===== flow/config.mk =====
export PLATFORM = sky130hd
export DESIGN_NAME = geofence
export DESIGN_NICKNAME = geofence
export VERILOG_FILES = /design/flow/design.v
export SDC_FILE = /design/flow/constraint.sdc
export NUM_CORES = 4
export LEC_CHECK = 0
export CAP_MARGIN = 20
export CORE_ASPECT_RATIO = 0.95
export CORE_MARGIN = 2
export CORE_UTILIZATION = 72
export CTS_CLUSTER_SIZE = 25
export GPL_ROUTABILITY_DRIVEN = 1
export HOLD_SLACK_MARGIN = -0.08
export MAX_ROUTING_LAYER = met5
export PLACE_DENSITY = 0.4
export SETUP_SLACK_MARGIN = 0.9
export SLEW_MARGIN = 20
export TNS_END_PERCENT = 70

===== flow/constraint.sdc =====
create_clock -name core_clock -period 6.4 [get_ports {clk}]
set_input_delay 1.2800 -clock core_clock [delete_from_list [all_inputs] [get_ports {clk}]]
set_output_delay 1.2800 -clock core_clock [all_outputs]
set_load 0.01 [all_outputs]

===== flow/design.v =====
module geofence ( clk,reset,X,Y,valid,is_inside);
input clk;
input reset;
input [9:0] X;
input [9:0] Y;
output reg valid;
output is_inside;
reg [2:0]state, next_state;
parameter IDLE = 3'd0,
	  READ = 3'd1,
      SORTING = 3'd2,
	  CAL = 3'd3,
	  OUT = 3'd4,
      BUFFF = 3'd5;
reg [2:0] sort_cnt;
reg [2:0] cnt;
reg [9:0] tmp_x[0:5];
reg [9:0] tmp_y[0:5];
reg [9:0] target_x;
reg [9:0] target_y;
reg [2:0] sort_idx;
reg signed [10:0] buf1;
reg signed [10:0] buf2;
reg signed [21:0] tmp;
reg done;
wire signed [21:0]mul;
assign mul = buf1 * buf2;
reg [5:0] result;
assign is_inside = &result | &(~result);
always@(posedge clk or posedge reset)begin
    if(reset)
        state <= IDLE;
    else 
        state <= next_state;
end
always@(*)begin
    if(reset)
        next_state = IDLE;
    else begin
        case(state)
            IDLE:
                next_state = READ;
            READ:begin
                if(done == 1) next_state = SORTING;
                else next_state = READ;  
            end
            SORTING:begin
                if(sort_idx == 0) next_state = CAL;
                else next_state = SORTING;
            end
            CAL:begin
                if(sort_idx == 6) next_state = OUT;
                else next_state = CAL;
            end 
            OUT:
                next_state = BUFFF;
            BUFFF:
                next_state = READ; 
            default:    next_state = IDLE;
        endcase
    end 
end
always@(posedge clk or posedge reset)begin
    if(reset)begin
        cnt <= 0;
        done <= 0;
        sort_cnt <= 1;
        sort_idx <= 4;
        valid <= 0;
    end
    else begin
        if(next_state == READ) begin
            valid <= 0;
            case(cnt)
                0:begin
                    target_x <= X;
                    target_y <= Y;
                end
                1:begin
                    tmp_x[0] <= X;
                    tmp_y[0] <= Y;
                end
                2:begin
                    tmp_x[1] <= X;
                    tmp_y[1] <= Y;
                end
                3:begin
                    tmp_x[2] <= X;
                    tmp_y[2] <= Y;
                end
                4:begin
                    tmp_x[3] <= X;
                    tmp_y[3] <= Y;
                end
                5:begin
                    tmp_x[4] <= X;
                    tmp_y[4] <= Y;
                end
                6:begin
                    tmp_x[5] <= X;
                    tmp_y[5] <= Y;
                end
            endcase
            if(cnt < 6)
                cnt <= cnt + 1;
            else begin
                cnt <= 0;
                done <= 1;
            end
        end
        else if(next_state == SORTING)begin
            done <= 0;
            case(cnt)
                0:begin
                    buf1 <= tmp_x[sort_cnt] - tmp_x[0];         
                    cnt <= cnt + 1;
                end
                1:begin      
                    buf2 <= tmp_y[sort_cnt+1] - tmp_y[0];    
                    cnt <= cnt + 1;
                end
                2:begin
                    tmp <= mul;
                    buf2 <= tmp_y[sort_cnt] - tmp_y[0];    
                    cnt <= cnt + 1;
                end
                3:begin
                    buf1 <= tmp_x[sort_cnt+1] - tmp_x[0];
                    cnt <= cnt + 1;
                end
                4:begin
                    if(tmp > mul)begin
                        cnt <= 5;
                    end
                    else begin
                        if(sort_cnt == sort_idx) begin
                            sort_idx <= sort_idx - 1;
                            sort_cnt <= 1;
                        end
                        else 
                            sort_cnt <= sort_cnt + 1;
                        cnt <= 0;
                    end
                end
                5:begin
                    tmp_x[sort_cnt] <= tmp_x[sort_cnt+1];
                    tmp_x[sort_cnt+1] <= tmp_x[sort_cnt];
                    tmp_y[sort_cnt] <= tmp_y[sort_cnt+1];
                    tmp_y[sort_cnt+1] <= tmp_y[sort_cnt];
                    if(sort_cnt == sort_idx) begin
                        sort_idx <= sort_idx - 1;
                        sort_cnt <= 1;
                    end
                    else 
                        sort_cnt <= sort_cnt + 1;
                    cnt <= 0;
                end
            endcase
        end
        else if(next_state == CAL)begin
            case(cnt)
            0:begin
                buf1 <= tmp_x[sort_idx] - target_x;
            end
            1:begin
                if(sort_idx == 5)
                    buf2 <= tmp_y[0] - target_y;
                else
                    buf2 <= tmp_y[sort_idx+1] - target_y;
            end
            2:begin
                tmp <= mul;
                buf2 <= tmp_y[sort_idx] - target_y;
            end
            3:begin
                if(sort_idx == 5)
                    buf1 <= tmp_x[0] - target_x;
                else
                    buf1 <= tmp_x[sort_idx+1] - target_x;
             end
            4:begin
                result[sort_idx] <= (tmp > mul);
                sort_idx <= sort_idx + 1;
            end
            endcase
            if(cnt < 4)begin
                cnt <= cnt + 1;
            end
            else 
                cnt <= 0;
        end
        else if(next_state == OUT)begin
            sort_idx <= 4;
            sort_cnt <= 1;
            cnt <= 0;
            valid <= 1;
        end
    end
end
endmodule

===== flow/run.sh =====
#!/bin/bash
# the make line also repeats each setting of config.mk as NAME=value (left out here)
make -C /OpenROAD-flow-scripts/flow DESIGN_CONFIG=/design/flow/config.mk WORK_HOME=/design/flow/orfs CLKGATE_MAP_FILE= finish

==> run summary, run 1 <==
number of synthesis warnings -> 3
Final HPWL DP -> 43,740 um
violation count after the first detailed-routing iteration -> 3,149
area of the multi-input gates -> 12,570 um^2
H-tree Lvls -> 1
routed metal-1 wire length -> 22,360 um
wire length of the first global-routing pass -> 100,400 um
ys async rst share -> 8.213%
area share of the leading cell type in the synthesized netlist -> 28.82%
setup slack of the critical path after layout -> -0.5120 ns
nets@finish -> 2,562
Clk Latency, worst-skew pair -> 0.54 ns
overall fraction of global-route tracks in use -> 44.38%
relative area change from synthesis to final layout -> 11.83%
worst min-delay path startpoint -> valid$_DFFE_PP0P_
kind of end point of the critical path -> flip-flop
Max Transition Viols Final -> 0
top-count cell post-synth -> sky130_fd_sc_hd__nand2_1
Sinks on Clock Net -> 207
number of fill cells in the layout -> 1,697
count of standard-cell rows -> 59
Fmax achieved -> 0.1447 GHz
critical path depth in cells -> 27
Relative slew margins -> 12.44%
storage element area -> 6136 um^2
count of nets left with antenna violations after detail routing -> 0
via count of the first global-routing pass -> 18,340
area fraction in and, or, nand and nor cells after synthesis -> 15.79%
remaining global-route overflow -> 0
largest stage delay on the critical path -> 0.53 ns
XOR/XNOR Fraction of Synth Area -> 2.566%
final count of negative-setup-slack endpoints -> 14
proportion of synthesized area in mux cells -> 4.690%
dominant cell type by count on the critical path -> sky130_fd_sc_hd__fa_1
Syn Area/Cell -> 8.860 um^2
area fraction in compound gates -> 18.07%
Post-Place Setup Slack -> -0.5547 ns
Residual DRC -> 0
routability congestion estimate from global placement -> 1.006
share of the clock period used by the worst path -> 108.0%
count of library flops with an enable pin -> 190
die area -> 28,830 um^2
CORE AREA -> 27,240 um^2
Post-Route Hold Slack -> 0.4720 ns
detailed-route wire length -> 65,450 um
library cell contributing the largest single delay on the critical path -> sky130_fd_sc_hd__fa_1
FP Util -> 72.67%
non-filler cells in the finished layout -> 2,668
FF-to-FF path depth -> 27
number of vias after detailed routing -> 18,480
type of the most critical hold path -> reg -> reg
Floorplan Nets -> 2,510
wire length on met2 -> 29,530 um
TritonCTS Buffers -> 24
uppermost layer routed -> met4
cell count after synthesis -> 2,234
endpoint of the worst register-to-register path -> sort_idx[2]$_DFFE_PP1P_
hold path cells -> 1
final number of hold-violating endpoints -> 0
largest fanout of any net on the critical path -> 6
number of iterations in the first detailed-routing pass -> 12
data required time at the worst endpoint -> 6.85 ns
final routed wire length divided by cell count -> 24.53 um
sequential cell area fraction in the yosys report -> 30.99%
antenna violations before repair -> 0
dominant delay contributor by cell family on the critical path -> adder cells
root buffer selected by CTS -> sky130_fd_sc_hd__clkbuf_16
number of warnings in the stage logs -> 48
maxcap violations -> 0
met3 wire len -> 8738 um
top logic cell family in the synthesized netlist -> adder cells
hold-fix buffer count after cts -> 0
adder share -> 20.64%
worst-case hold path end point -> valid$_DFFE_PP0P_
Distinct lib cells used -> 65
io pins -> 24
setup slack on the worst flop-to-flop path -> -0.51 ns
violated checks -> setup timing
Reg2Reg Launch Point -> buf2[8]$_DFFE_PP_
final critical path time including I/O delays and setup -> 6.912 ns
total inserted antenna cells -> 0
CTS clock-pin slew for the worst setup and hold paths -> 0.05 ns
Arrival @ worst endpoint -> 7.36 ns
chip area estimate from yosys synthesis -> 19,790 um^2
CTS tree -> yes
Worst Setup Start Kind -> flip-flop
DP Cell Count -> 2,605
cell area after synthesis -> 19,790 um^2
Chip Height -> 165.6 um
actual slew at the worst max-slew pin -> 1.310 ns
Die Span X -> 174.1 um
Crit Path Category -> reg -> reg
unrepaired setup endpoints after global routing -> yes
prevailing post-synth register cell -> sky130_fd_sc_hd__edfxtp_1
port bufs -> 23
capture point of the worst path -> sort_idx[2]$_DFFE_PP1P_
total buffers and inverters traversed by the critical path -> 6
run status -> failed layout checks
# Cells Yosys -> 2,234
Yosys top cell by area -> sky130_fd_sc_hd__edfxtp_1
Vias/cell -> 6.928
Clock Path Buffers -> 3
Flops after synth -> 207
maximum number of pins on one net before global-route repair -> 67
top cells by count, synth -> sky130_fd_sc_hd__nand2_1 (441), sky130_fd_sc_hd__inv_1 (237), sky130_fd_sc_hd__edfxtp_1 (190), sky130_fd_sc_hd__a31oi_1 (157), sky130_fd_sc_hd__ha_1 (133)
Layout Skew -> 0.02495 ns
top cells by area, synth -> sky130_fd_sc_hd__edfxtp_1 (29%), sky130_fd_sc_hd__fa_1 (12%), sky130_fd_sc_hd__ha_1 (8.4%)
Critical Path Source -> buf2[8]$_DFFE_PP_
==> metal layers <==
| layer | up-vias | track usage [%] |
|---|---|---|
| met2 | 1438 | 71.59 |
| li1 | 7976 | - |
| met1 | 8627 | 55.23 |
| met5 | - | 0 |
| met3 | 442 | 11.00 |
| met4 | 0 | 24.19 |
==> per-stage QoR <==
step                area [um^2]  setup TNS [ns]  utilization (%)
global route              22140          -9.710            81.26
finish                    22140          -6.064            81.26
floorplan                 19860         -0.6872                -
detailed placement        20990          -6.353            77.05
CTS                       21900          -3.587            80.41
global placement          20990          -3.082            77.05
==> cell type report <==
type                       count  area share (%)
clock inverter                 8          0.4070
tap                          366           2.069
clock buffer                  34           3.024
inverter                     238           4.036
multi-input combinational   1650           56.79
timing repair buffer         165           5.957
sequential                   207           27.72
==> timing repair <==
item | CTS | global route
resized | 22 | 39
pin swaps | 17 | 25
endpoints found under the setup margin | 14 | 18
buffers inserted | 11 | 10
==> inputs of run 2 (changes only) <==
CTS_CLUSTER_DIAMETER = 96   (was not set)
HOLD_SLACK_MARGIN = not set   (was -0.08)
PLACE_DENSITY = not set   (was 0.4)
PLACE_DENSITY_LB_ADDON = 0.26   (was not set)
SETUP_SLACK_MARGIN = not set   (was 0.9)
clock period = 6.04 ns   (was 6.4 ns; I/O delays follow)
==> run 2 against run 1 <==
The layout still fails its checks (setup timing); area after synthesis stayed put; synthesized cell count stayed put; non-clock buffer count is 11 higher; first-iteration DRC count is 7.1% higher.
==> run summary, run 2 <==
top cells by area, synth -> sky130_fd_sc_hd__edfxtp_1 (29%), sky130_fd_sc_hd__fa_1 (12%), sky130_fd_sc_hd__ha_1 (8.4%)
final number of hold-violating endpoints -> 0 (unchanged)
number of fill cells in the layout -> 1,708 (+0.65%)
overall fraction of global-route tracks in use -> 43.05% (-1.3 points)
relative area change from synthesis to final layout -> 10.33%
Post-Place Setup Slack -> -0.8714 ns (-0.3168 ns)
Fmax achieved -> 0.1432 GHz (-1.0%)
actual slew at the worst max-slew pin -> 1.311 ns (+0.0007264 ns)
Critical Path Source -> buf2[2]$_DFFE_PP_
count of nets left with antenna violations after detail routing -> 0 (unchanged)
H-tree Lvls -> 1 (unchanged)
proportion of synthesized area in mux cells -> 4.690% (unchanged)
Relative slew margins -> 12.61% (+0.16 points)
Clock Path Buffers -> 3 (unchanged)
Chip Height -> 165.6 um (unchanged)
die area -> 28,830 um^2 (unchanged)
Floorplan Nets -> 2,510 (unchanged)
XOR/XNOR Fraction of Synth Area -> 2.566% (unchanged)
Flops after synth -> 207 (unchanged)
sequential cell area fraction in the yosys report -> 30.99% (unchanged)
adder share -> 20.64% (unchanged)
worst min-delay path startpoint -> valid$_DFFE_PP0P_
type of the most critical hold path -> reg -> reg
Syn Area/Cell -> 8.860 um^2 (unchanged)
maximum number of pins on one net before global-route repair -> 99 (+48%)
io pins -> 24 (unchanged)
Reg2Reg Launch Point -> buf2[2]$_DFFE_PP_
dominant cell type by count on the critical path -> sky130_fd_sc_hd__fa_1
antenna violations before repair -> 0 (unchanged)
ys async rst share -> 8.213% (unchanged)
Distinct lib cells used -> 65 (unchanged)
TritonCTS Buffers -> 12 (-50%)
area fraction in and, or, nand and nor cells after synthesis -> 15.79% (unchanged)
Sinks on Clock Net -> 207 (unchanged)
violated checks -> setup timing
data required time at the worst endpoint -> 6.42 ns (-0.43 ns)
# Cells Yosys -> 2,234 (unchanged)
hold-fix buffer count after cts -> 0 (unchanged)
total buffers and inverters traversed by the critical path -> 4 (-2)
number of synthesis warnings -> 3 (unchanged)
wire length of the first global-routing pass -> 97,590 um (-2.8%)
hold path cells -> 1 (unchanged)
FP Util -> 72.67% (unchanged)
setup slack of the critical path after layout -> -0.9434 ns (-0.4314 ns)
count of library flops with an enable pin -> 190 (unchanged)
number of warnings in the stage logs -> 46 (-4.2%)
kind of end point of the critical path -> flip-flop
worst-case hold path end point -> valid$_DFFE_PP0P_
top-count cell post-synth -> sky130_fd_sc_hd__nand2_1
CTS tree -> yes
remaining global-route overflow -> 0 (unchanged)
Layout Skew -> 0.04225 ns (+0.01730 ns)
count of standard-cell rows -> 59 (unchanged)
endpoint of the worst register-to-register path -> sort_idx[0]$_DFFE_PP0P_
final critical path time including I/O delays and setup -> 6.983 ns (+0.07138 ns)
total inserted antenna cells -> 0 (unchanged)
area share of the leading cell type in the synthesized netlist -> 28.82% (unchanged)
final count of negative-setup-slack endpoints -> 14 (unchanged)
nets@finish -> 2,561 (-0.039%)
setup slack on the worst flop-to-flop path -> -0.94 ns (-0.43 ns)
number of iterations in the first detailed-routing pass -> 14 (+2)
capture point of the worst path -> sort_idx[0]$_DFFE_PP0P_
Setup TNS -> -11.61 ns (-5.549 ns)
chip area estimate from yosys synthesis -> 19,790 um^2 (unchanged)
Vias/cell -> 7.006 (+1.1%)
cell area after synthesis -> 19,790 um^2 (unchanged)
Clk Latency, worst-skew pair -> 0.51 ns (-0.03 ns)
top cells by count, synth -> sky130_fd_sc_hd__nand2_1 (441), sky130_fd_sc_hd__inv_1 (237), sky130_fd_sc_hd__edfxtp_1 (190), sky130_fd_sc_hd__a31oi_1 (157), sky130_fd_sc_hd__ha_1 (133)
Crit Path Category -> reg -> reg
Residual DRC -> 0 (unchanged)
library cell contributing the largest single delay on the critical path -> sky130_fd_sc_hd__fa_1
area fraction in compound gates -> 18.07% (unchanged)
Yosys top cell by area -> sky130_fd_sc_hd__edfxtp_1
prevailing post-synth register cell -> sky130_fd_sc_hd__edfxtp_1
Worst Setup Start Kind -> flip-flop
detailed-route wire length -> 64,060 um (-2.1%)
root buffer selected by CTS -> sky130_fd_sc_hd__clkbuf_16
number of vias after detailed routing -> 18,600 (+0.61%)
Max Transition Viols Final -> 0 (unchanged)
run status -> failed layout checks
final routed wire length divided by cell count -> 24.14 um (-1.6%)
dominant delay contributor by cell family on the critical path -> adder cells
unrepaired setup endpoints after global routing -> yes
share of the clock period used by the worst path -> 115.6% (+7.6 points)
CORE AREA -> 27,240 um^2 (unchanged)
Arrival @ worst endpoint -> 7.36 ns (about the same)
routability congestion estimate from global placement -> 0.9805 (-2.5%)
top logic cell family in the synthesized netlist -> adder cells
maxcap violations -> 0 (unchanged)
CTS clock-pin slew for the worst setup and hold paths -> 0.11 ns (+0.06 ns)
FF-to-FF path depth -> 27 (unchanged)
largest fanout of any net on the critical path -> 6 (unchanged)
critical path depth in cells -> 27 (unchanged)
via count of the first global-routing pass -> 18,370 (+0.19%)
cell count after synthesis -> 2,234 (unchanged)
violation count after the first detailed-routing iteration -> 3,374 (+7.1%)
port bufs -> 23 (unchanged)
largest stage delay on the critical path -> 0.55 ns (+0.02 ns)
Final HPWL DP -> 43,400 um (-0.78%)
Die Span X -> 174.1 um (unchanged)
==> run 2: final cells by class <==
cell class / instances / area, um^2 / share of cell area, %
clock buffer: 14 / 329.1 / 1.507
clock inverter: 3 / 50.05 / 0.2292
inverter: 238 / 893.4 / 4.091
multi-input combinational: 1650 / 12550 / 57.46
sequential: 207 / 6135 / 28.09
tap: 366 / 457.9 / 2.097
timing repair buffer: 176 / 1425 / 6.526
==> run 2: what timing repair did <==
item | in CTS | in global routing
pin swaps | 8 | 18
gates resized | 21 | 19
setup endpoints to repair | 14 | 14
buffers inserted | 10 | 10
==> run 2: metrics by stage <==
step	cells	hold WS (ns)	area, um^2	util, %
3_3_place_gp	2618	0.5259	21120	77.54
3_5_place_dp	2618	0.5368	21120	77.54
5_1_grt	2654	0.5805	21840	80.17
6_report	2654	0.5600	21840	80.17
4_1_cts	2644	0.5603	21650	79.50
2_1_floorplan	2234	0.4909	19860	-
==> run 2: metal layers <==
| metal | vias to the layer above | global-route usage [%] | part of all wire, % |
|---|---|---|---|
| li1 | 7941 | - | - |
| met1 | 8552 | 52.31 | 33 |
| met2 | 1605 | 67.30 | 44 |
| met3 | 497 | 12.28 | 14 |
| met4 | 0 | 28.43 | 8.4 |
| met5 | - | 0 | 0 |
==> inputs of run 3 (changes only) <==
CORE_ASPECT_RATIO = not set   (was 0.95)
CORE_UTILIZATION = 40   (was 72)
CTS_CLUSTER_DIAMETER = not set   (was 96)
CTS_CLUSTER_SIZE = not set   (was 25)
GPL_ROUTABILITY_DRIVEN = not set   (was 1)
MAX_ROUTING_LAYER = not set   (was met5)
PLACE_DENSITY_LB_ADDON = not set   (was 0.26)
TNS_END_PERCENT = not set   (was 70)
clock period = 5.14 ns   (was 6.04 ns; I/O delays follow)
==> run 3 against run 2 <==
Still fails the layout checks on setup timing; sequential cell count unchanged; die area up 78%; non-clock buffer count rose by 46; clock skew shrank 0.022 ns; worst hold slack got worse by 0.055 ns; synthesized cell count unchanged; largest cell class unchanged.
==> run summary, run 3 <==
run status -> failed layout checks
violated checks -> setup timing
count of nets left with antenna violations after detail routing -> 0 (unchanged)
Post-Route Hold Slack -> 0.5052 ns (-0.05482 ns)
hold-fix buffer count after cts -> 0 (unchanged)
final core utilization -> 47.23% (-33 points)
maxcap violations -> 0 (unchanged)
proportion of synthesized area in mux cells -> 4.690% (unchanged)
Worst Setup Start Kind -> flip-flop
Arrival @ worst endpoint -> 7.30 ns (-0.06 ns)
area fraction in and, or, nand and nor cells after synthesis -> 15.79% (unchanged)
chip area estimate from yosys synthesis -> 19,790 um^2 (unchanged)
count of library flops with an enable pin -> 190 (unchanged)
cell area after synthesis -> 19,790 um^2 (unchanged)
total inserted antenna cells -> 0 (unchanged)
H-tree Lvls -> 1 (unchanged)
Floorplan Nets -> 2,510 (unchanged)
Critical Path Source -> buf1[7]$_DFFE_PP_
Final HPWL DP -> 46,490 um (+7.1%)
total buffers and inverters traversed by the critical path -> 5 (+1)
Clock Path Buffers -> 3 (unchanged)
count of standard-cell rows -> 81 (+37%)
port bufs -> 23 (unchanged)
cell area after placement -> 21,850 um^2 (+3.5%)
Vias/cell -> 5.904 (-16%)
kind of end point of the critical path -> flip-flop
dominant cell type by count on the critical path -> sky130_fd_sc_hd__fa_1
# Cells Yosys -> 2,234 (unchanged)
largest stage delay on the critical path -> 0.50 ns (-0.05 ns)
Relative slew margins -> 30.96% (+18 points)
wire length of the first global-routing pass -> 103,000 um (+5.5%)
die area -> 51,280 um^2 (+78%)
Flops after synth -> 207 (unchanged)
worst-case hold path end point -> valid$_DFFE_PP0P_
setup slack on the worst flop-to-flop path -> -1.66 ns (-0.72 ns)
Fmax achieved -> 0.1470 GHz (+2.7%)
routability congestion estimate from global placement -> 0.9284 (-5.3%)
top cells by count, synth -> sky130_fd_sc_hd__nand2_1 (441), sky130_fd_sc_hd__inv_1 (237), sky130_fd_sc_hd__edfxtp_1 (190), sky130_fd_sc_hd__a31oi_1 (157), sky130_fd_sc_hd__ha_1 (133)
Sinks on Clock Net -> 207 (unchanged)
nets@finish -> 2,621 (+2.3%)
dominant delay contributor by cell family on the critical path -> adder cells
CORE AREA -> 48,850 um^2 (+79%)
io pins -> 24 (unchanged)
Chip Height -> 226.5 um (+37%)
non-filler cells in the finished layout -> 3,029 (+14%)
Reg2Reg Launch Point -> buf1[7]$_DFFE_PP_
number of vias after detailed routing -> 17,880 (-3.8%)
cell count after synthesis -> 2,234 (unchanged)
CTS clock-pin slew for the worst setup and hold paths -> 0.06 ns (-0.05 ns)
Final Cell Area -> 23,070 um^2 (+5.6%)
CTS tree -> yes
Crit Path Category -> reg -> reg
FF-to-FF path depth -> 28 (+3.7%)
area fraction in compound gates -> 18.07% (unchanged)
adder share -> 20.64% (unchanged)
number of warnings in the stage logs -> 48 (+4.3%)
detailed-route wire length -> 66,980 um (+4.6%)
TritonCTS Buffers -> 26 (+14)
top logic cell family in the synthesized netlist -> adder cells
via count of the first global-routing pass -> 17,660 (-3.9%)
relative area change from synthesis to final layout -> 16.55%
FP Util -> 40.52% (-32 points)
worst min-delay path startpoint -> valid$_DFFE_PP0P_
endpoint of the worst register-to-register path -> sort_idx[2]$_DFFE_PP1P_
violation count after the first detailed-routing iteration -> 2,316 (-31%)
DP Cell Count -> 2,965 (+13%)
top cells by area, synth -> sky130_fd_sc_hd__edfxtp_1 (29%), sky130_fd_sc_hd__fa_1 (12%), sky130_fd_sc_hd__ha_1 (8.4%)
setup slack of the critical path after layout -> -1.662 ns (-0.7186 ns)
prevailing post-synth register cell -> sky130_fd_sc_hd__edfxtp_1
final critical path time including I/O delays and setup -> 6.802 ns (-0.1814 ns)
final count of negative-setup-slack endpoints -> 14 (unchanged)
Syn Area/Cell -> 8.860 um^2 (unchanged)
Layout Skew -> 0.02001 ns (-0.02224 ns)
root buffer selected by CTS -> sky130_fd_sc_hd__clkbuf_16
number of synthesis warnings -> 3 (unchanged)
antenna violations before repair -> 0 (unchanged)
XOR/XNOR Fraction of Synth Area -> 2.566% (unchanged)
Post-Place Setup Slack -> -1.884 ns (-1.012 ns)
library cell contributing the largest single delay on the critical path -> sky130_fd_sc_hd__fa_1
largest fanout of any net on the critical path -> 5 (-1)
area share of the leading cell type in the synthesized netlist -> 28.82% (unchanged)
Die Span X -> 226.5 um (+30%)
remaining global-route overflow -> 0 (unchanged)
number of iterations in the first detailed-routing pass -> 13 (-1)
Max Transition Viols Final -> 0 (unchanged)
type of the most critical hold path -> reg -> reg
final number of hold-violating endpoints -> 0 (unchanged)
overall fraction of global-route tracks in use -> 26.17% (-17 points)
Clk Latency, worst-skew pair -> 0.58 ns (+0.07 ns)
top-count cell post-synth -> sky130_fd_sc_hd__nand2_1
final routed wire length divided by cell count -> 22.11 um (-8.4%)
hold path cells -> 1 (unchanged)
Yosys top cell by area -> sky130_fd_sc_hd__edfxtp_1
sequential cell area fraction in the yosys report -> 30.99% (unchanged)
Residual DRC -> 0 (unchanged)
critical path depth in cells -> 28 (+3.7%)
data required time at the worst endpoint -> 5.64 ns (-0.78 ns)
ys async rst share -> 8.213% (unchanged)
actual slew at the worst max-slew pin -> 1.029 ns (-0.2815 ns)
share of the clock period used by the worst path -> 132.3% (+17 points)
unrepaired setup endpoints after global routing -> yes
Distinct lib cells used -> 65 (unchanged)
number of fill cells in the layout -> 4,688 (+170%)
capture point of the worst path -> sort_idx[2]$_DFFE_PP1P_
maximum number of pins on one net before global-route repair -> 101 (+2.0%)
==> run 3: layout make-up <==
type                    instances  area, um^2  share of cell area, %
clock buffers                  28       658.1                  2.853
clock inverters                20       205.2                 0.8895
inverters                     238       893.4                  3.872
multi-input cells            1650       12580                  54.54
flip-flops and latches        207        6135                  26.59
well taps                     664       830.8                  3.601
repair buffers                222        1765                  7.653
==> run 3: stage by stage <==
stage               TNS (ns)
finish                -22.20
CTS                   -21.91
detailed placement    -24.76
global placement      -22.63
floorplan             -17.68
global route          -27.61
==> run 3: per-layer routing <==
metal	track usage (%)	wire (um)	vias to the layer above
met4	12.22	3384	0
li1	-	-	8071
met3	5.559	7029	237
met1	34.89	27140	8519
met5	0	0	-
met2	40.66	29430	1056
==> run 3: what timing repair did <==
| item | in CTS | in global routing |
|---|---|---|
| pin swaps | 11 | 18 |
| resized | 11 | 44 |
| endpoints found under the setup margin | 16 | 25 |
| hold endpoints to repair | 0 | 0 |
| buffers inserted | 3 | 12 |
| cloned | 0 | 0 |
==> inputs of run 4 (changes only) <==
ABC_AREA = 1   (was not set)
CAP_MARGIN = 10   (was 20)
CELL_PAD_IN_SITES_GLOBAL_PLACEMENT = 3   (was not set)
CORE_ASPECT_RATIO = 1.82   (was not set)
CORE_MARGIN = 8   (was 2)
CORE_UTILIZATION = 44   (was 40)
CTS_CLUSTER_DIAMETER = 185   (was not set)
GPL_ROUTABILITY_DRIVEN = 0   (was not set)
HOLD_SLACK_MARGIN = 0.25   (was not set)
PLACE_DENSITY_LB_ADDON = 0.07   (was not set)
clock period = 6.4 ns   (was 5.14 ns; I/O delays follow)
==> run 4 against run 3 <==
The run now fails in 3_1_place_gp_skip_io; synthesized cell count is 19% higher; area after synthesis increased by 3.7%; die area grew 5.5%.
==> run summary, run 4 <==
cell count after synthesis -> 2,662 (+19%)
first logged error message -> [ERROR FLW-0024] Place density exceeds 1.0 (current PLACE_DENSITY_LB_ADDON =  0.07). Please check if the value of  PLACE_DENSITY_LB_ADDON is between 0 and 0.99.
run status -> stopped before the end
ys async rst share -> 8.213% (unchanged)
chip area estimate from yosys synthesis -> 20,520 um^2 (+3.7%)
top cells by area, synth -> sky130_fd_sc_hd__edfxtp_1 (28%), sky130_fd_sc_hd__nand2_1 (14%), sky130_fd_sc_hd__fa_1 (12%)
die area -> 54,120 um^2 (+5.5%)
Floorplan Nets -> 2,938 (+17%)
area fraction in compound gates -> 14.80% (-3.3 points)
# Cells Yosys -> 2,662 (+19%)
top-count cell post-synth -> sky130_fd_sc_hd__nand2_1
Syn Area/Cell -> 7.710 um^2 (-13%)
proportion of synthesized area in mux cells -> 1.024% (-3.7 points)
prevailing post-synth register cell -> sky130_fd_sc_hd__edfxtp_1
count of standard-cell rows -> 107 (+32%)
XOR/XNOR Fraction of Synth Area -> 1.835% (-0.73 points)
top logic cell family in the synthesized netlist -> simple AND/OR/NAND/NOR gates
Distinct lib cells used -> 62 (-4.6%)
count of library flops with an enable pin -> 190 (unchanged)
cell area after synthesis -> 20,520 um^2 (+3.7%)
Chip Height -> 307.4 um (+36%)
top cells by count, synth -> sky130_fd_sc_hd__nand2_1 (783), sky130_fd_sc_hd__inv_1 (450), sky130_fd_sc_hd__edfxtp_1 (190), sky130_fd_sc_hd__nand3_1 (159), sky130_fd_sc_hd__a21oi_1 (135)
area share of the leading cell type in the synthesized netlist -> 27.80% (-1.0 points)
area fraction in and, or, nand and nor cells after synthesis -> 21.59% (+5.8 points)
FP Util -> 44.18% (+3.7 points)
Flops after synth -> 207 (unchanged)
Die Span X -> 176.1 um (-22%)
adder share -> 19.91% (-0.73 points)
CORE AREA -> 46,460 um^2 (-4.9%)
number of synthesis warnings -> 3 (unchanged)
Yosys top cell by area -> sky130_fd_sc_hd__edfxtp_1
Exit stage -> 3_1_place_gp_skip_io
sequential cell area fraction in the yosys report -> 29.89% (-1.1 points)
==> inputs of run 5 (changes only) <==
CAP_MARGIN = 20   (was 10)
CELL_PAD_IN_SITES_GLOBAL_PLACEMENT = not set   (was 3)
CORE_ASPECT_RATIO = 0.91   (was 1.82)
CORE_MARGIN = 2   (was 8)
CORE_UTILIZATION = 72   (was 44)
CTS_CLUSTER_DIAMETER = 48   (was 185)
CTS_CLUSTER_SIZE = 79   (was not set)
GPL_ROUTABILITY_DRIVEN = not set   (was 0)
HOLD_SLACK_MARGIN = 0.3   (was 0.25)
MAX_ROUTING_LAYER = met4   (was not set)
PLACE_DENSITY_LB_ADDON = 0.01   (was 0.07)
SETUP_SLACK_MARGIN = 1.57   (was not set)
clock period = 6.01 ns   (was 6.4 ns; I/O delays follow)
==> run 5 against run 4 <==
The flow stops in 5_1_grt; synthesized cell count is the same; area after synthesis is the same; die area shrank 45%.
==> run summary, run 5 <==
sequential cell area fraction in the yosys report -> 29.89% (unchanged)
port bufs -> 23
Post-Place Setup Slack -> -0.5548 ns
count of library flops with an enable pin -> 190 (unchanged)
run status -> stopped before the end
XOR/XNOR Fraction of Synth Area -> 1.835% (unchanged)
number of synthesis warnings -> 3 (unchanged)
Distinct lib cells used -> 62 (unchanged)
top cells by area, synth -> sky130_fd_sc_hd__edfxtp_1 (28%), sky130_fd_sc_hd__nand2_1 (14%), sky130_fd_sc_hd__fa_1 (12%)
top-count cell post-synth -> sky130_fd_sc_hd__nand2_1
cell area after placement -> 21,810 um^2
cell area after synthesis -> 20,520 um^2 (unchanged)
count of standard-cell rows -> 58 (-46%)
Syn Area/Cell -> 7.710 um^2 (unchanged)
overall fraction of global-route tracks in use -> 79.88%
area fraction in compound gates -> 14.80% (unchanged)
prevailing post-synth register cell -> sky130_fd_sc_hd__edfxtp_1
chip area estimate from yosys synthesis -> 20,520 um^2 (unchanged)
Flops after synth -> 207 (unchanged)
# Cells Yosys -> 2,662 (unchanged)
H-tree Lvls -> 1
CORE AREA -> 27,870 um^2 (-40%)
Yosys top cell by area -> sky130_fd_sc_hd__edfxtp_1
adder share -> 19.91% (unchanged)
proportion of synthesized area in mux cells -> 1.024% (unchanged)
io pins -> 24
Sinks on Clock Net -> 207
Clock Path Buffers -> 3
TritonCTS Buffers -> 29
Chip Height -> 165.1 um (-46%)
root buffer selected by CTS -> sky130_fd_sc_hd__clkbuf_16
die area -> 29,870 um^2 (-45%)
hold-fix buffer count after cts -> 0
Final HPWL DP -> 48,910 um
FP Util -> 73.65% (+29 points)
Floorplan Nets -> 2,938 (unchanged)
top logic cell family in the synthesized netlist -> simple AND/OR/NAND/NOR gates
ys async rst share -> 8.213% (unchanged)
top cells by count, synth -> sky130_fd_sc_hd__nand2_1 (783), sky130_fd_sc_hd__inv_1 (450), sky130_fd_sc_hd__edfxtp_1 (190), sky130_fd_sc_hd__nand3_1 (159), sky130_fd_sc_hd__a21oi_1 (135)
Exit stage -> 5_1_grt
area fraction in and, or, nand and nor cells after synthesis -> 21.59% (unchanged)
cell count after synthesis -> 2,662 (unchanged)
remaining global-route overflow -> 40
area share of the leading cell type in the synthesized netlist -> 27.80% (unchanged)
routability congestion estimate from global placement -> 1.042
first logged error message -> [ERROR GRT-0232] Routing congestion too high. Check the congestion heatmap in the GUI.
Die Span X -> 181.0 um (+2.8%)
## run 5: what timing repair did
item / 4_1_cts
gates resized: 99
setup buffers: 36
pin swaps: 56
endpoints found under the setup margin: 33
endpoints found under the hold margin: 0
## run 5: metrics by stage
step / hold WS (ns) / cells
after floorplan: 0.4773 / 2662
after global placement: 0.4812 / 3048
after detailed placement: 0.4938 / 3048
after CTS: 0.5155 / 3136
## run 5: routing by layer
layer,GRT overflow,GRT usage (%)
met1,0,80.10
met2,8,91.47
met3,20,66.80
met4,12,76.87
met5,-,-
==> inputs of run 6 (changes only) <==
CORE_ASPECT_RATIO = not set   (was 0.91)
CTS_CLUSTER_DIAMETER = 381   (was 48)
CTS_CLUSTER_SIZE = 41   (was 79)
HOLD_SLACK_MARGIN = not set   (was 0.3)
MAX_ROUTING_LAYER = not set   (was met4)
PLACE_DENSITY_LB_ADDON = 0.04   (was 0.01)
SETUP_SLACK_MARGIN = 1.01   (was 1.57)
clock period = 4.39 ns   (was 6.01 ns; I/O delays follow)
==> run 6 against run 5 <==
The run again fails in 5_1_grt; die area is essentially flat; area after synthesis is the same; synthesized cell count is the same.
==> run summary, run 6 <==
run status -> stopped before the end
Exit stage -> 5_1_grt
first logged error message -> [ERROR DPL-0038] Utilization greater than 100%, impossible to legalize
chip area estimate from yosys synthesis -> 20,520 um^2 (unchanged)
Die Span X -> 172.8 um (-4.5%)
adder share -> 19.91% (unchanged)
XOR/XNOR Fraction of Synth Area -> 1.835% (unchanged)
ys async rst share -> 8.213% (unchanged)
Final HPWL DP -> 50,630 um (+3.5%)
H-tree Lvls -> 1 (unchanged)
routability congestion estimate from global placement -> 1.062 (+1.9%)
hold-fix buffer count after cts -> 0 (unchanged)
Chip Height -> 172.8 um (+4.7%)
Flops after synth -> 207 (unchanged)
Syn Area/Cell -> 7.710 um^2 (unchanged)
top cells by area, synth -> sky130_fd_sc_hd__edfxtp_1 (28%), sky130_fd_sc_hd__nand2_1 (14%), sky130_fd_sc_hd__fa_1 (12%)
count of standard-cell rows -> 61 (+5.2%)
FP Util -> 73.47% (-0.18 points)
Clock Path Buffers -> 3 (unchanged)
DP Cell Count -> 3,153 (+3.4%)
top cells by count, synth -> sky130_fd_sc_hd__nand2_1 (783), sky130_fd_sc_hd__inv_1 (450), sky130_fd_sc_hd__edfxtp_1 (190), sky130_fd_sc_hd__nand3_1 (159), sky130_fd_sc_hd__a21oi_1 (135)
cell count after synthesis -> 2,662 (unchanged)
die area -> 29,870 um^2 (about the same)
TritonCTS Buffers -> 9 (-69%)
Distinct lib cells used -> 62 (unchanged)
Floorplan Nets -> 2,938 (unchanged)
port bufs -> 23 (unchanged)
top-count cell post-synth -> sky130_fd_sc_hd__nand2_1
CORE AREA -> 27,930 um^2 (+0.24%)
cell area after synthesis -> 20,520 um^2 (unchanged)
count of library flops with an enable pin -> 190 (unchanged)
Sinks on Clock Net -> 207 (unchanged)
Post-Place Setup Slack -> -2.258 ns (-1.704 ns)
number of synthesis warnings -> 3 (unchanged)
sequential cell area fraction in the yosys report -> 29.89% (unchanged)
prevailing post-synth register cell -> sky130_fd_sc_hd__edfxtp_1
top logic cell family in the synthesized netlist -> simple AND/OR/NAND/NOR gates
area fraction in and, or, nand and nor cells after synthesis -> 21.59% (unchanged)
proportion of synthesized area in mux cells -> 1.024% (unchanged)
# Cells Yosys -> 2,662 (unchanged)
area share of the leading cell type in the synthesized netlist -> 27.80% (unchanged)
Yosys top cell by area -> sky130_fd_sc_hd__edfxtp_1
area fraction in compound gates -> 14.80% (unchanged)
io pins -> 24 (unchanged)
root buffer selected by CTS -> sky130_fd_sc_hd__clkbuf_16
==> run 6: metrics by stage <==
step / TNS [ns] / instance area (um^2)
after global placement: -29.99 / 22800
after floorplan: -20.04 / 21080
after detailed placement: -36.89 / 22800
after CTS: -31.93 / 26400
==> run 6: what timing repair did <==
action	4_1_cts
gates resized	449
setup endpoints to repair	51
buffers inserted	169
pin swaps	152
gates cloned	9
endpoints found under the hold margin	0
==> inputs of run 7 (changes only) <==
ABC_AREA = 0   (was 1)
CELL_PAD_IN_SITES_GLOBAL_PLACEMENT = 2   (was not set)
CORE_UTILIZATION = 23   (was 72)
CTS_CLUSTER_DIAMETER = 84   (was 381)
CTS_CLUSTER_SIZE = 24   (was 41)
PLACE_DENSITY = 0.77   (was not set)
PLACE_DENSITY_LB_ADDON = not set   (was 0.04)
SETUP_SLACK_MARGIN = 0.25   (was 1.01)
SLEW_MARGIN = 0   (was 20)
TNS_END_PERCENT = 95   (was not set)
clock period = 5.18 ns   (was 4.39 ns; I/O delays follow)
==> run 7 against run 6 <==
The layout now fails its checks (setup timing); area after synthesis is 3.6% lower; synthesized cell count is 16% lower; die area went up to 3.0 times the previous value.
==> run summary, run 7 <==
die area -> 88,420 um^2 (+200%)
final critical path time including I/O delays and setup -> 6.762 ns
Worst Setup Start Kind -> flip-flop
cell count after synthesis -> 2,234 (-16%)
critical path depth in cells -> 28
area share of the leading cell type in the synthesized netlist -> 28.82% (+1.0 points)
Clock Path Buffers -> 3 (unchanged)
violated checks -> setup timing
adder share -> 20.64% (+0.73 points)
maximum number of pins on one net before global-route repair -> 111
count of library flops with an enable pin -> 190 (unchanged)
number of warnings in the stage logs -> 48
via count of the first global-routing pass -> 17,140
number of iterations in the first detailed-routing pass -> 7
CTS tree -> yes
total buffers and inverters traversed by the critical path -> 5
largest fanout of any net on the critical path -> 5
XOR/XNOR Fraction of Synth Area -> 2.566% (+0.73 points)
port bufs -> 23 (unchanged)
Yosys top cell by area -> sky130_fd_sc_hd__edfxtp_1
Distinct lib cells used -> 65 (+4.8%)
antenna violations before repair -> 1
endpoint of the worst register-to-register path -> sort_idx[2]$_DFFE_PP1P_
Sinks on Clock Net -> 207 (unchanged)
total inserted antenna cells -> 0
type of the most critical hold path -> reg -> reg
share of the clock period used by the worst path -> 130.5%
library cell contributing the largest single delay on the critical path -> sky130_fd_sc_hd__fa_1
actual slew at the worst max-slew pin -> 0.9690 ns
Crit Path Category -> reg -> reg
ys async rst share -> 8.213% (unchanged)
count of standard-cell rows -> 107 (+75%)
top cells by area, synth -> sky130_fd_sc_hd__edfxtp_1 (29%), sky130_fd_sc_hd__fa_1 (12%), sky130_fd_sc_hd__ha_1 (8.4%)
nets@finish -> 2,626
top logic cell family in the synthesized netlist -> adder cells
final number of hold-violating endpoints -> 0
Critical Path Source -> buf1[5]$_DFFE_PP_
capture point of the worst path -> sort_idx[2]$_DFFE_PP1P_
detailed-route wire length -> 70,310 um
# Cells Yosys -> 2,234 (-16%)
Vias/cell -> 4.902
H-tree Lvls -> 1 (unchanged)
Reg2Reg Launch Point -> buf1[5]$_DFFE_PP_
TritonCTS Buffers -> 21 (+12)
hold-fix buffer count after cts -> 0 (unchanged)
number of synthesis warnings -> 3 (unchanged)
count of nets left with antenna violations after detail routing -> 0
cell area after synthesis -> 19,790 um^2 (-3.6%)
worst min-delay path startpoint -> done$_DFFE_PP0P_
Syn Area/Cell -> 8.860 um^2 (+15%)
proportion of synthesized area in mux cells -> 4.690% (+3.7 points)
chip area estimate from yosys synthesis -> 19,790 um^2 (-3.6%)
largest stage delay on the critical path -> 0.56 ns
data required time at the worst endpoint -> 5.65 ns
Floorplan Nets -> 2,510 (-15%)
Flops after synth -> 207 (unchanged)
top cells by count, synth -> sky130_fd_sc_hd__nand2_1 (441), sky130_fd_sc_hd__inv_1 (237), sky130_fd_sc_hd__edfxtp_1 (190), sky130_fd_sc_hd__a31oi_1 (157), sky130_fd_sc_hd__ha_1 (133)
final count of negative-setup-slack endpoints -> 15
FP Util -> 23.21% (-50 points)
CTS clock-pin slew for the worst setup and hold paths -> 0.08 ns
run status -> failed layout checks
Arrival @ worst endpoint -> 7.24 ns
top-count cell post-synth -> sky130_fd_sc_hd__nand2_1
io pins -> 24 (unchanged)
dominant cell type by count on the critical path -> sky130_fd_sc_hd__fa_1
overall fraction of global-route tracks in use -> 15.52%
wire length of the first global-routing pass -> 107,000 um
Chip Height -> 297.4 um (+72%)
maxcap violations -> 0
dominant delay contributor by cell family on the critical path -> adder cells
sequential cell area fraction in the yosys report -> 30.99% (+1.1 points)
Residual DRC -> 0
Fmax achieved -> 0.1479 GHz
setup slack of the critical path after layout -> -1.582 ns
root buffer selected by CTS -> sky130_fd_sc_hd__clkbuf_16
Layout Skew -> 0.05060 ns
Die Span X -> 297.4 um (+72%)
Max Transition Viols Final -> 0
prevailing post-synth register cell -> sky130_fd_sc_hd__edfxtp_1
final core utilization -> 27.68%
relative area change from synthesis to final layout -> 19.27%
worst-case hold path end point -> done$_DFFE_PP0P_
final routed wire length divided by cell count -> 20.04 um
FF-to-FF path depth -> 28
violation count after the first detailed-routing iteration -> 1,906
area fraction in compound gates -> 18.07% (+3.3 points)
Final HPWL DP -> 49,790 um (-1.7%)
remaining global-route overflow -> 0
CORE AREA -> 85,280 um^2 (+210%)
hold path cells -> 1
unrepaired setup endpoints after global routing -> yes
Clk Latency, worst-skew pair -> 0.57 ns
routability congestion estimate from global placement -> 0.8650 (-19%)
number of vias after detailed routing -> 17,200
Relative slew margins -> 35.16%
area fraction in and, or, nand and nor cells after synthesis -> 15.79% (-5.8 points)
setup slack on the worst flop-to-flop path -> -1.58 ns
kind of end point of the critical path -> flip-flop
-- run 7: cell type report --
type / instances / area, um^2
clock buffers: 21 / 525.5
clock inverters: 17 / 193.9
fillers: 9077 / 61670
inverters: 238 / 893.4
multi-input cells: 1650 / 12580
flip-flops and latches: 207 / 6135
well taps: 1144 / 1431
repair buffers: 232 / 1844
-- run 7: metal layers --
| layer | vias up | global-route usage, % | wire, um |
|---|---|---|---|
| met5 | - | 0 | 12 |
| met4 | 2 | 5.519 | 2629 |
| met3 | 153 | 2.381 | 5208 |
| met2 | 699 | 24.96 | 31840 |
| met1 | 8251 | 21.10 | 30620 |
| li1 | 8097 | - | - |
-- run 7: metrics by stage --
stage / area (um^2) / cells / hold slack [ns] / setup TNS (ns) / setup slack [ns]
5_1_grt: 23610 / 3509 / 0.6044 / -25.36 / -1.869
2_1_floorplan: 19870 / 2234 / 0.4909 / -17.12 / -1.384
3_5_place_dp: 22620 / 3463 / 0.5507 / -23.56 / -1.796
3_3_place_gp: 22620 / 3463 / 0.5405 / -22.81 / -1.746
4_1_cts: 23420 / 3504 / 0.5728 / -20.70 / -1.572
6_report: 23610 / 3509 / 0.5784 / -20.78 / -1.582
-- run 7: what timing repair did --
item                       in CTS  in global routing
gates resized                  15                 41
setup buffers                   3                  5
hold endpoints to repair        0                  0
pin swaps                      16                 14
cloned                          0                  0
setup endpoints to repair      22                 30
==> inputs of run 8 (changes only) <==
ABC_AREA = not set   (was 0)
CELL_PAD_IN_SITES_GLOBAL_PLACEMENT = not set   (was 2)
CORE_UTILIZATION = 37   (was 23)
CTS_CLUSTER_DIAMETER = not set   (was 84)
CTS_CLUSTER_SIZE = not set   (was 24)
PLACE_DENSITY = not set   (was 0.77)
SETUP_SLACK_MARGIN = not set   (was 0.25)
SLEW_MARGIN = 20   (was 0)
TNS_END_PERCENT = not set   (was 95)
clock period = 11.7 ns   (was 5.18 ns; I/O delays follow)
==> run 8 against run 7 <==
Now clean on timing, DRC and antenna; synthesized cell count did not move; count of clock-buffer cells in the layout rose by 8; highest routed layer is now met4; sequential cell count did not move; critical endpoint is now sort_cnt[2]$_DFFE_PP0P_; setup slack improved by 5.6 ns; largest cell class unchanged.
==> run summary, run 8 <==
# Cells Yosys -> 2,234 (unchanged)
nets@finish -> 2,470 (-5.9%)
final routed wire length divided by cell count -> 22.21 um (+11%)
area share of the leading cell type in the synthesized netlist -> 28.82% (unchanged)
library cell contributing the largest single delay on the critical path -> sky130_fd_sc_hd__a21oi_1
Flops after synth -> 207 (unchanged)
cell count after synthesis -> 2,234 (unchanged)
XOR/XNOR Fraction of Synth Area -> 2.566% (unchanged)
io pins -> 24 (unchanged)
Resized Gates After CTS -> 0 (-15)
critical path depth in cells -> 27 (-3.6%)
endpoint of the worst register-to-register path -> sort_cnt[2]$_DFFE_PP0P_
share of the clock period used by the worst path -> 65.46% (-65 points)
CORE AREA -> 52,760 um^2 (-38%)
FF-to-FF path depth -> 27 (-3.6%)
Floorplan Nets -> 2,510 (unchanged)
violation count after the first detailed-routing iteration -> 2,365 (+24%)
TritonCTS Buffers -> 27 (+29%)
Arrival @ worst endpoint -> 8.11 ns (+0.87 ns)
unrepaired setup endpoints after global routing -> no
data required time at the worst endpoint -> 12.15 ns (+6.50 ns)
number of iterations in the first detailed-routing pass -> 10 (+3)
CTS clock-pin slew for the worst setup and hold paths -> 0.06 ns (-0.02 ns)
number of warnings in the stage logs -> 43 (-10%)
remaining global-route overflow -> 0 (unchanged)
adder share -> 20.64% (unchanged)
Sinks on Clock Net -> 207 (unchanged)
top logic cell family in the synthesized netlist -> adder cells
total buffers and inverters traversed by the critical path -> 4 (-1)
count of standard-cell rows -> 84 (-21%)
Clock Path Buffers -> 3 (unchanged)
routability congestion estimate from global placement -> 0.9058 (+4.7%)
prevailing post-synth register cell -> sky130_fd_sc_hd__edfxtp_1
area fraction in and, or, nand and nor cells after synthesis -> 15.79% (unchanged)
top-count cell post-synth -> sky130_fd_sc_hd__nand2_1
worst min-delay path startpoint -> valid$_DFFE_PP0P_
number of vias after detailed routing -> 17,170 (-0.20%)
ys async rst share -> 8.213% (unchanged)
CTS tree -> yes
worst-case hold path end point -> valid$_DFFE_PP0P_
count of library flops with an enable pin -> 190 (unchanged)
detailed-route wire length -> 64,490 um (-8.3%)
maximum number of pins on one net before global-route repair -> 90 (-19%)
chip area estimate from yosys synthesis -> 19,790 um^2 (unchanged)
proportion of synthesized area in mux cells -> 4.690% (unchanged)
dominant cell type by count on the critical path -> sky130_fd_sc_hd__fa_1
dominant delay contributor by cell family on the critical path -> adder cells
top cells by count, synth -> sky130_fd_sc_hd__nand2_1 (441), sky130_fd_sc_hd__inv_1 (237), sky130_fd_sc_hd__edfxtp_1 (190), sky130_fd_sc_hd__a31oi_1 (157), sky130_fd_sc_hd__ha_1 (133)
final number of hold-violating endpoints -> 0 (unchanged)
relative area change from synthesis to final layout -> 9.362%
sequential cell area fraction in the yosys report -> 30.99% (unchanged)
Reg2Reg Launch Point -> buf1[5]$_DFFE_PP_
Yosys top cell by area -> sky130_fd_sc_hd__edfxtp_1
number of fill cells in the layout -> 5,208 (-43%)
Post CTS Setup Buffer Count -> 0 (-3)
Layout Skew -> 0.04842 ns (-0.002184 ns)
final critical path time including I/O delays and setup -> 7.659 ns (+0.8973 ns)
Syn Area/Cell -> 8.860 um^2 (unchanged)
hold-fix buffer count after cts -> 0 (unchanged)
H-tree Lvls -> 1 (unchanged)
Vias/cell -> 5.914 (+21%)
Distinct lib cells used -> 65 (unchanged)
final core utilization -> 41.03% (+13 points)
kind of end point of the critical path -> flip-flop
port bufs -> 23 (unchanged)
capture point of the worst path -> sort_cnt[2]$_DFFE_PP0P_
Crit Path Category -> reg -> reg
Relative slew margins -> 34.70% (-0.46 points)
Chip Height -> 235.3 um (-21%)
FP Util -> 37.52% (+14 points)
Max Transition Viols Final -> 0 (unchanged)
type of the most critical hold path -> reg -> reg
setup slack on the worst flop-to-flop path -> 4.04 ns (+5.62 ns)
Fmax achieved -> 0.1306 GHz (-12%)
total inserted antenna cells -> 0 (unchanged)
cell area after synthesis -> 19,790 um^2 (unchanged)
final count of negative-setup-slack endpoints -> 0 (-15)
Residual DRC -> 0 (unchanged)
Setup TNS -> 0 ns (+20.78 ns)
overall fraction of global-route tracks in use -> 22.69% (+7.2 points)
count of nets left with antenna violations after detail routing -> 0 (unchanged)
maxcap violations -> 0 (unchanged)
run status -> no timing/DRC/antenna violations
die area -> 55,360 um^2 (-37%)
Final HPWL DP -> 43,320 um (-13%)
actual slew at the worst max-slew pin -> 0.9759 ns (+0.006850 ns)
Clk Latency, worst-skew pair -> 0.60 ns (+0.03 ns)
antenna violations before repair -> 0 (-1)
Die Span X -> 235.3 um (-21%)
via count of the first global-routing pass -> 16,950 (-1.1%)
number of synthesis warnings -> 3 (unchanged)
top cells by area, synth -> sky130_fd_sc_hd__edfxtp_1 (29%), sky130_fd_sc_hd__fa_1 (12%), sky130_fd_sc_hd__ha_1 (8.4%)
largest fanout of any net on the critical path -> 11 (+6)
largest stage delay on the critical path -> 0.73 ns (+0.17 ns)
wire length of the first global-routing pass -> 98,470 um (-8.0%)
hold path cells -> 1 (unchanged)
root buffer selected by CTS -> sky130_fd_sc_hd__clkbuf_16
Critical Path Source -> buf1[5]$_DFFE_PP_
Worst Setup Start Kind -> flip-flop
area fraction in compound gates -> 18.07% (unchanged)
run 8: area by class of cell:
class,instances,area [um^2],share of cell area [%]
Clock buffer,29,683.2,3.156
Clock inverter,21,155.1,0.7167
Inverter,238,893.4,4.127
Multi-Input combinational cell,1650,12340,56.99
Sequential cell,207,6135,28.34
Tap cell,688,860.8,3.977
Timing Repair Buffer,70,583.1,2.693
run 8: stage by stage:
step / setup WS (ns) / hold slack [ns] / instances / instance area, um^2
2_1_floorplan: 4.929 / 0.4909 / 2234 / 19790
3_3_place_gp: 4.204 / 0.5068 / 2853 / 20800
3_5_place_dp: 4.095 / 0.4984 / 2853 / 20800
4_1_cts: 4.088 / 0.5111 / 2903 / 21640
5_1_grt: 3.533 / 0.5419 / 2903 / 21650
6_report: 4.041 / 0.5031 / 2903 / 21650
run 8: layer usage:
metal  vias to the layer above  track usage (%)  part of all wire (%)
li1                       7785                -                     -
met1                      8140            30.49                    41
met2                      1027            35.92                    44
met3                       215            4.151                    11
met4                         0            9.689                   4.5
met5                         -                0                     0
==> inputs of run 9 (changes only) <==
ABC_AREA = 1   (was not set)
CAP_MARGIN = 40   (was 20)
CELL_PAD_IN_SITES_GLOBAL_PLACEMENT = 1   (was not set)
CORE_ASPECT_RATIO = 0.76   (was not set)
CORE_MARGIN = 4   (was 2)
CORE_UTILIZATION = 22   (was 37)
CTS_CLUSTER_DIAMETER = 220   (was not set)
GPL_ROUTABILITY_DRIVEN = 1   (was not set)
GPL_TIMING_DRIVEN = 0   (was not set)
MAX_ROUTING_LAYER = met4   (was not set)
MIN_ROUTING_LAYER = met2   (was not set)
PLACE_DENSITY_LB_ADDON = 0.26   (was not set)
SETUP_SLACK_MARGIN = 0.89   (was not set)
SLEW_MARGIN = 0   (was 20)
TNS_END_PERCENT = 5   (was not set)
clock period = 8.0 ns   (was 11.7 ns; I/O delays follow)
==> run 9 against run 8 <==
Die area increased by 78%; first-iteration DRC count increased by 150%; sequential share of layout area shrank 3.5 points; utilization down 14 points; sequential cell count unchanged; setup slack worse by 2.8 ns; worst hold slack improved by 0.020 ns; area after synthesis grew 3.7%; global-route usage increased by 15 points; critical path type unchanged; critical endpoint is now result[5]$_DFFE_PP_.
==> run summary, run 9 <==
ys async rst share -> 8.213% (unchanged)
final count of negative-setup-slack endpoints -> 0 (unchanged)
DP Cell Count -> 3,978 (+39%)
number of warnings in the stage logs -> 44 (+2.3%)
root buffer selected by CTS -> sky130_fd_sc_hd__clkbuf_16
maximum number of pins on one net before global-route repair -> 26 (-71%)
detailed-route wire length -> 114,500 um (+78%)
critical path depth in cells -> 29 (+7.4%)
prevailing post-synth register cell -> sky130_fd_sc_hd__edfxtp_1
Max Transition Viols Final -> 0 (unchanged)
TritonCTS Buffers -> 29 (+7.4%)
share of the clock period used by the worst path -> 84.21% (+19 points)
Vias/cell -> 6.834 (+16%)
adder share -> 19.91% (-0.73 points)
port bufs -> 23 (unchanged)
XOR/XNOR Fraction of Synth Area -> 1.835% (-0.73 points)
count of standard-cell rows -> 97 (+15%)
FF-to-FF path depth -> 29 (+7.4%)
final critical path time including I/O delays and setup -> 6.737 ns (-0.9221 ns)
area fraction in compound gates -> 14.80% (-3.3 points)
routability congestion estimate from global placement -> 1.073 (+18%)
number of iterations in the first detailed-routing pass -> 13 (+3)
cell area after synthesis -> 20,520 um^2 (+3.7%)
unrepaired setup endpoints after global routing -> yes
worst min-delay path startpoint -> valid$_DFFE_PP0P_
Fmax achieved -> 0.1484 GHz (+14%)
kind of end point of the critical path -> flip-flop
violation count after the first detailed-routing iteration -> 5,850 (+150%)
final core utilization -> 26.78% (-14 points)
dominant delay contributor by cell family on the critical path -> adder cells
CTS clock-pin slew for the worst setup and hold paths -> 0.07 ns (about the same)
area fraction in and, or, nand and nor cells after synthesis -> 21.59% (+5.8 points)
run status -> no timing/DRC/antenna violations
capture point of the worst path -> result[5]$_DFFE_PP_
Crit Path Category -> reg -> reg
wire length of the first global-routing pass -> 165,300 um (+68%)
worst-case hold path end point -> valid$_DFFE_PP0P_
Critical Path Source -> buf1[10]$_DFFE_PP_
die area -> 98,290 um^2 (+78%)
# Cells Yosys -> 2,662 (+19%)
proportion of synthesized area in mux cells -> 1.024% (-3.7 points)
non-filler cells in the finished layout -> 4,083 (+41%)
Post-Place Setup Slack -> 0.1194 ns (-3.976 ns)
final routed wire length divided by cell count -> 28.05 um (+26%)
overall fraction of global-route tracks in use -> 37.94% (+15 points)
endpoint of the worst register-to-register path -> result[5]$_DFFE_PP_
FP Util -> 22.22% (-15 points)
count of nets left with antenna violations after detail routing -> 0 (unchanged)
final number of hold-violating endpoints -> 0 (unchanged)
Syn Area/Cell -> 7.710 um^2 (-13%)
Flops after synth -> 207 (unchanged)
remaining global-route overflow -> 0 (unchanged)
number of vias after detailed routing -> 27,900 (+63%)
Chip Height -> 274.3 um (+17%)
CORE AREA -> 92,360 um^2 (+75%)
Arrival @ worst endpoint -> 7.26 ns (-0.85 ns)
type of the most critical hold path -> reg -> reg
hold-fix buffer count after cts -> 0 (unchanged)
library cell contributing the largest single delay on the critical path -> sky130_fd_sc_hd__fa_2
data required time at the worst endpoint -> 8.52 ns (-3.63 ns)
io pins -> 24 (unchanged)
actual slew at the worst max-slew pin -> 1.042 ns (+0.06599 ns)
Reg2Reg Launch Point -> buf1[10]$_DFFE_PP_
area share of the leading cell type in the synthesized netlist -> 27.80% (-1.0 points)
cell count after synthesis -> 2,662 (+19%)
top cells by count, synth -> sky130_fd_sc_hd__nand2_1 (783), sky130_fd_sc_hd__inv_1 (450), sky130_fd_sc_hd__edfxtp_1 (190), sky130_fd_sc_hd__nand3_1 (159), sky130_fd_sc_hd__a21oi_1 (135)
largest fanout of any net on the critical path -> 10 (-1)
Post-Route Hold Slack -> 0.5229 ns (+0.01983 ns)
top cells by area, synth -> sky130_fd_sc_hd__edfxtp_1 (28%), sky130_fd_sc_hd__nand2_1 (14%), sky130_fd_sc_hd__fa_1 (12%)
via count of the first global-routing pass -> 30,970 (+83%)
Layout Skew -> 0.03992 ns (-0.008498 ns)
top logic cell family in the synthesized netlist -> simple AND/OR/NAND/NOR gates
antenna violations before repair -> 0 (unchanged)
Yosys top cell by area -> sky130_fd_sc_hd__edfxtp_1
maxcap violations -> 0 (unchanged)
Worst Setup Start Kind -> flip-flop
Setup TNS -> 0 ns (unchanged)
CTS tree -> yes
largest stage delay on the critical path -> 0.63 ns (-0.10 ns)
hold path cells -> 2 (+1)
total buffers and inverters traversed by the critical path -> 6 (+2)
Floorplan Nets -> 2,938 (+17%)
count of library flops with an enable pin -> 190 (unchanged)
Final Cell Area -> 24,730 um^2 (+14%)
chip area estimate from yosys synthesis -> 20,520 um^2 (+3.7%)
Die Span X -> 358.4 um (+52%)
Final HPWL DP -> 82,210 um (+90%)
setup slack on the worst flop-to-flop path -> 1.26 ns (-2.78 ns)
Relative slew margins -> 30.54% (-4.2 points)
number of synthesis warnings -> 3 (unchanged)
relative area change from synthesis to final layout -> 20.51%
setup slack of the critical path after layout -> 1.263 ns (-2.778 ns)
Distinct lib cells used -> 62 (-4.6%)
Sinks on Clock Net -> 207 (unchanged)
Clock Path Buffers -> 3 (unchanged)
Clk Latency, worst-skew pair -> 0.67 ns (+0.07 ns)
H-tree Lvls -> 1 (unchanged)
top-count cell post-synth -> sky130_fd_sc_hd__nand2_1
cell area after placement -> 23,170 um^2 (+11%)
nets@finish -> 3,076 (+25%)
sequential cell area fraction in the yosys report -> 29.89% (-1.1 points)
Residual DRC -> 0 (unchanged)
run 9: final cells by class:
cell class / instances / area [um^2]
Fill cell: 10140 / 67630
Multi-Input combinational cell: 1878 / 12460
Sequential cell: 207 / 6135
Inverter: 465 / 1754
Tap cell: 1237 / 1548
Timing Repair Buffer: 107 / 1299
Clock buffer: 32 / 737.0
Buffer: 112 / 559.3
Clock inverter: 21 / 180.2
Antenna cell: 24 / 60.06
run 9: metal layers:
| metal | global-route usage, % | up-vias | part of all wire (%) |
|---|---|---|---|
| met3 | 54.21 | 975 | 48 |
| met4 | 10.67 | 0 | 9.7 |
| met2 | 38.53 | 8555 | 43 |
| li1 | - | 9052 | - |
| met1 | - | 9321 | 0 |
| met5 | - | - | 0 |
run 9: repair_timing:
item | CTS | global route
endpoints found under the setup margin | 14 | 14
gates resized | 24 | 82
pin swaps | 2 | 7
setup buffers | 3 | 14
